== run A ==
==> flow/design.v <==
module ALU #(
    parameter DATA_W = 32
)
(
    input                       i_clk,    
    input                       i_rst_n,  
    input                       i_valid,  
    input [DATA_W - 1 : 0]      i_A,      
    input [DATA_W - 1 : 0]      i_B,      
    input [         2 : 0]      i_inst,   
    output [2*DATA_W - 1 : 0]   o_data,   
    output                      o_done    
);
    parameter S_IDLE           = 2'd0;
    parameter S_ONE_CYCLE_OP   = 2'd1;
    parameter S_MULTI_CYCLE_OP = 2'd2;
    reg  [         1: 0] state, state_nxt;  
    reg  [  DATA_W-1: 0] operand_a, operand_a_nxt;
    reg  [  DATA_W-1: 0] operand_b, operand_b_nxt;
    reg  [         2: 0] inst, inst_nxt;
    wire [  DATA_W-1: 0] add_buf, sub_buf;
    reg  [  2*DATA_W: 0] shift_reg, shift_reg_nxt;
    reg                  done, done_nxt;
    reg  [         4: 0] counter;
    assign add_buf = operand_a + operand_b;
    assign sub_buf = operand_a - operand_b;
    assign o_data = shift_reg[ 2*DATA_W-1: 0];
    assign o_done = done;
    always @(*) begin
        if (i_valid) begin
            operand_a_nxt = i_A;
            operand_b_nxt = i_B;
            inst_nxt      = i_inst;
        end
        else begin
            operand_a_nxt = operand_a;
            operand_b_nxt = operand_b;
            inst_nxt      = inst;
        end
    end
    always @(*) begin
        case(state)
            S_IDLE           :  begin
                if (i_valid) state_nxt = (i_inst >= 6 ) ? S_MULTI_CYCLE_OP : S_ONE_CYCLE_OP;
                else state_nxt = state;
            end
            S_ONE_CYCLE_OP   :  state_nxt = S_IDLE;
            S_MULTI_CYCLE_OP :  state_nxt = (counter == 31) ? S_IDLE : state;           
            default : state_nxt = state;
        endcase
    end
    always @(posedge i_clk) begin 
        counter <= (state == S_MULTI_CYCLE_OP) ? counter + 5'd1 : 5'd0;
    end
    always @(*) begin
        shift_reg_nxt = shift_reg;
        case (state)
            S_IDLE          : begin
                shift_reg_nxt = 65'b0;
                done_nxt = 1'b0;
            end
            S_ONE_CYCLE_OP  : begin
                case (inst)
                    3'd0    : begin
                        if ((operand_a[DATA_W-1] == 1) && (operand_b[DATA_W-1] == 1) && (add_buf[DATA_W-1] == 0))
                            shift_reg_nxt[31:0] = {1'b1, 31'b0};
                        else if ((operand_a[DATA_W-1] == 0) && (operand_b[DATA_W-1] == 0) && (add_buf[DATA_W-1] == 1))
                            shift_reg_nxt[31:0] = {1'b0, {31{1'b1}}};
                        else
                            shift_reg_nxt[31:0] = add_buf;
                    end
                    3'd1    : begin
                        if ((operand_a[DATA_W-1] == 1) && (operand_b[DATA_W-1] == 0) && (sub_buf[DATA_W-1] == 0))
                            shift_reg_nxt[31:0] = {1'b1, 31'b0};
                        else if ((operand_a[DATA_W-1] == 0) && (operand_b[DATA_W-1] == 1) && (sub_buf[DATA_W-1] == 1))
                            shift_reg_nxt[31:0] = {1'b0, {31{1'b1}}};
                        else
                            shift_reg_nxt[31:0] = sub_buf;
                    end
                    3'd2    : shift_reg_nxt[31:0] = operand_a & operand_b;
                    3'd3    : shift_reg_nxt[31:0] = operand_a | operand_b;
                    3'd4    : shift_reg_nxt[31:0] = ($signed(operand_a) < $signed(operand_b)) ? 32'd1 : 32'd0;
                    3'd5    : shift_reg_nxt[31:0] = $signed(operand_a) >>> $signed(operand_b);
                    default : shift_reg_nxt[31:0] = shift_reg[31:0];
                endcase
                shift_reg_nxt[64:32] = 33'b0;
                done_nxt = 1'b1;
            end
            S_MULTI_CYCLE_OP: begin
                case (inst)
                    3'd6    : begin
                        if (counter == 0)
                            shift_reg_nxt[31:0] = operand_a;
                        else
                            shift_reg_nxt[31:0] = shift_reg[31:0];
                        if(shift_reg_nxt[0] == 1)
                            shift_reg_nxt[64:32] = shift_reg[63:32] + operand_b;
                        else
                            shift_reg_nxt[64:32] = shift_reg[63:32];
                        shift_reg_nxt = shift_reg_nxt >> 1;
                        if (counter == 31) 
                            done_nxt = 1'b1;
                        else 
                            done_nxt = 1'b0;
                    end
                    3'd7    :begin
                        if (counter == 0) begin
                            if ((operand_b == 1) && (operand_a[31] == 1)) begin
                                shift_reg_nxt[31:1] = operand_a[30:0];
                                shift_reg_nxt[32] = 0;
                                shift_reg_nxt[0] = 1;
                            end
                            else begin
                                shift_reg_nxt[32:1] = operand_a;
                                shift_reg_nxt[0] = 0;
                            end
                            shift_reg_nxt[63:33] = shift_reg[63:33];
                        end
                        else begin
                            if (shift_reg[63:32] >= operand_b) begin
                                shift_reg_nxt[63:32] = shift_reg[63:32] - operand_b;
                                shift_reg_nxt[0] = 1;
                            end
                            else begin
                                shift_reg_nxt[63:32] = shift_reg[63:32];
                                shift_reg_nxt[0] = 0;
                            end
                            shift_reg_nxt[31:1] = shift_reg[31:1];
                        end
                        if (counter == 31) 
                            done_nxt = 1'b1;
                        else begin
                            shift_reg_nxt = shift_reg_nxt << 1;
                            done_nxt = 1'b0;
                        end
                    end
                    default :begin
                        shift_reg_nxt = shift_reg;
                        done_nxt = done;
                    end
                endcase
            end
            default : begin
                shift_reg_nxt = shift_reg;
                done_nxt = 1'b0;
            end
        endcase
    end
    always @(posedge i_clk or negedge i_rst_n) begin
        if(!i_rst_n) begin 
            done <= 0;
        end
        else begin
            done <= done_nxt;
        end
    end
    always @(posedge i_clk or negedge i_rst_n) begin
        if (!i_rst_n) begin
            state       <= S_IDLE;
            operand_a   <= 0;
            operand_b   <= 0;
            inst        <= 0;
            shift_reg   <= 0;
        end
        else begin
            state       <= state_nxt;
            operand_a   <= operand_a_nxt;
            operand_b   <= operand_b_nxt;
            inst        <= inst_nxt;
            shift_reg   <= shift_reg_nxt;
        end
    end
endmodule
==> flow/config.mk <==
export PLATFORM = sky130hd
export DESIGN_NAME = ALU
export DESIGN_NICKNAME = ALU
export VERILOG_FILES = /design/flow/design.v
export SDC_FILE = /design/flow/constraint.sdc
export NUM_CORES = 4
export LEC_CHECK = 0
export CAP_MARGIN = 20
export CELL_PAD_IN_SITES_GLOBAL_PLACEMENT = 2
export CORE_ASPECT_RATIO = 1.99
export CORE_MARGIN = 2
export CORE_UTILIZATION = 36
export CTS_CLUSTER_DIAMETER = 351
export CTS_CLUSTER_SIZE = 98
export PLACE_DENSITY = 0.89
export SLEW_MARGIN = 0
==> flow/constraint.sdc <==
create_clock -name core_clock -period 7.0 [get_ports {i_clk}]
set_input_delay 1.4000 -clock core_clock [delete_from_list [all_inputs] [get_ports {i_clk}]]
set_output_delay 1.4000 -clock core_clock [all_outputs]
set_load 0.01 [all_outputs]
run.sh (not shown) runs the stock make flow with config.mk's settings and CLKGATE_MAP_FILE=.
## Diff of input files: run B against run A
- swapping 36 for 72 in CORE_UTILIZATION
- putting TNS_END_PERCENT at 5 where nothing was set
- clearing CORE_ASPECT_RATIO, which used to be 1.99
- putting SETUP_SLACK_MARGIN at 1.09 where nothing was set
- clearing CTS_CLUSTER_DIAMETER, which used to be 351
- clearing PLACE_DENSITY, which used to be 0.89
- clearing CELL_PAD_IN_SITES_GLOBAL_PLACEMENT, which used to be 2
- swapping 0 for 20 in SLEW_MARGIN
- clearing CTS_CLUSTER_SIZE, which used to be 98
- swapping 7.0 for 3.64 in the clock period (ns, I/O delays scaled along)
==> results <==
No final results exist for run B, since it was stopped by error GRT-0232 during global routing (5_1_grt). Run B has cell row count below what run A had. The placed instance count in run B sits 201 below the value recorded for run A. On cell area reported after detailed placement, the lower figure sits with run A, not run B. Of run B and run A, the run reporting the lower count of buffers added by post-CTS timing repair for setup was run A. Run B — pre-CTS setup slack 2260 ps lower, run A as reference. Going from run A to run B, the die area was shrunk. Diff run B..run A | post-synth area from yosys stat | unchanged.
Modified inputs, run C compared to run B
- a deleted TNS_END_PERCENT that had been 5
- a deleted SETUP_SLACK_MARGIN that had been 1.09
- an added CTS_CLUSTER_SIZE of 37
- an added CTS_CLUSTER_DIAMETER of 29
- a change of CORE_UTILIZATION from 72 to 68
- a change of the clock period (ns, I/O delays scaled along) from 3.64 to 3.49
--- outcome ---
Of run B and run C, only run B fails to reach the end of the flow. Run B did not finish: a tool error stopped it during global routing (5_1_grt). Run C: all stages done; final checks FAILED (negative setup slack). Cell area after technology mapping: run C vs run B identical. Reported for run B and run C, async set-reset flop share out of synthesis turned out identical to the last digit. Between run B and run C, number of rows in the core area increased. Summary of run C over run B: initial standard-cell utilization of the core moved down, yosys stat chip area level, maximum level of the CTS H-tree level, sum of net half-perimeters after detailed placement level. Count of placed standard cells including taps: run C > run B. On die footprint, run B beats run C. Placer's final routability congestion estimate went up by a few percent going from run B to run C.
Input-level comparison between run D and run C:
- CORE_UTILIZATION changed from 68 to 40
- GPL_TIMING_DRIVEN newly set to 0
- CTS_CLUSTER_DIAMETER changed from 29 to 41
- CTS_CLUSTER_SIZE removed (was 37)
- the clock period (ns, I/O delays scaled along) changed from 3.49 to 7.0
Results
Diff run C -> run D: area inside the core boundary has increased; combinational cell power has decreased. Comparing run C and run D, shortest period the worst path allows is higher on run D. Higher maximum frequency from static timing analysis goes to run C over run D. Of the two values seen for worst min-delay path category, in2async was produced by run C and reg2reg by run D. Share of power burned in combinational logic was higher in the run labelled run C. Relative to run C, the final weighted congestion in routability-driven placement of run D is lower by 0.20. Run D: done, clean on timing, DRC and antenna. Compared with run C, in run D die boundary width went up by about 30%; fraction of the core area covered by cells at the end of the flow went down by 36 points; wire length reported by the detailed router went up by 28%.
The following lists how run E was set up differently from run D:
- putting CTS_CLUSTER_SIZE at 97 where nothing was set
- swapping 40 for 36 in CORE_UTILIZATION
- swapping 41 for 351 in CTS_CLUSTER_DIAMETER
- putting TNS_END_PERCENT at 15 where nothing was set
- putting PLACE_DENSITY at 0.39 where nothing was set
- clearing GPL_TIMING_DRIVEN, which used to be 0
- putting CELL_PAD_IN_SITES_GLOBAL_PLACEMENT at 2 where nothing was set
--- outcome ---
- Compared with run D, run E shows a number of antenna diodes that is 1 lower.
- Run E ended up with met4 as its highest metal layer used by the detailed router; run D ended up with met5.
- The run with more routed wire is run D, not run E.
- Higher final design area excluding fillers was reported by run D, not run E.
- When the final numbers for run E and run D were put side by side, the die size turned out to be smaller in run D.
- On sum of met2 wire segment lengths after detailed routing, the higher figure sits with run D, not run E.
- Between run D and run E, the sequential share of power figures differ only marginally.
- Diff run D -> run E: final cell count without fillers lost 70, count of vias placed by the detailed router dropped 1,804.
Power is estimated from default activity; no workload was simulated.
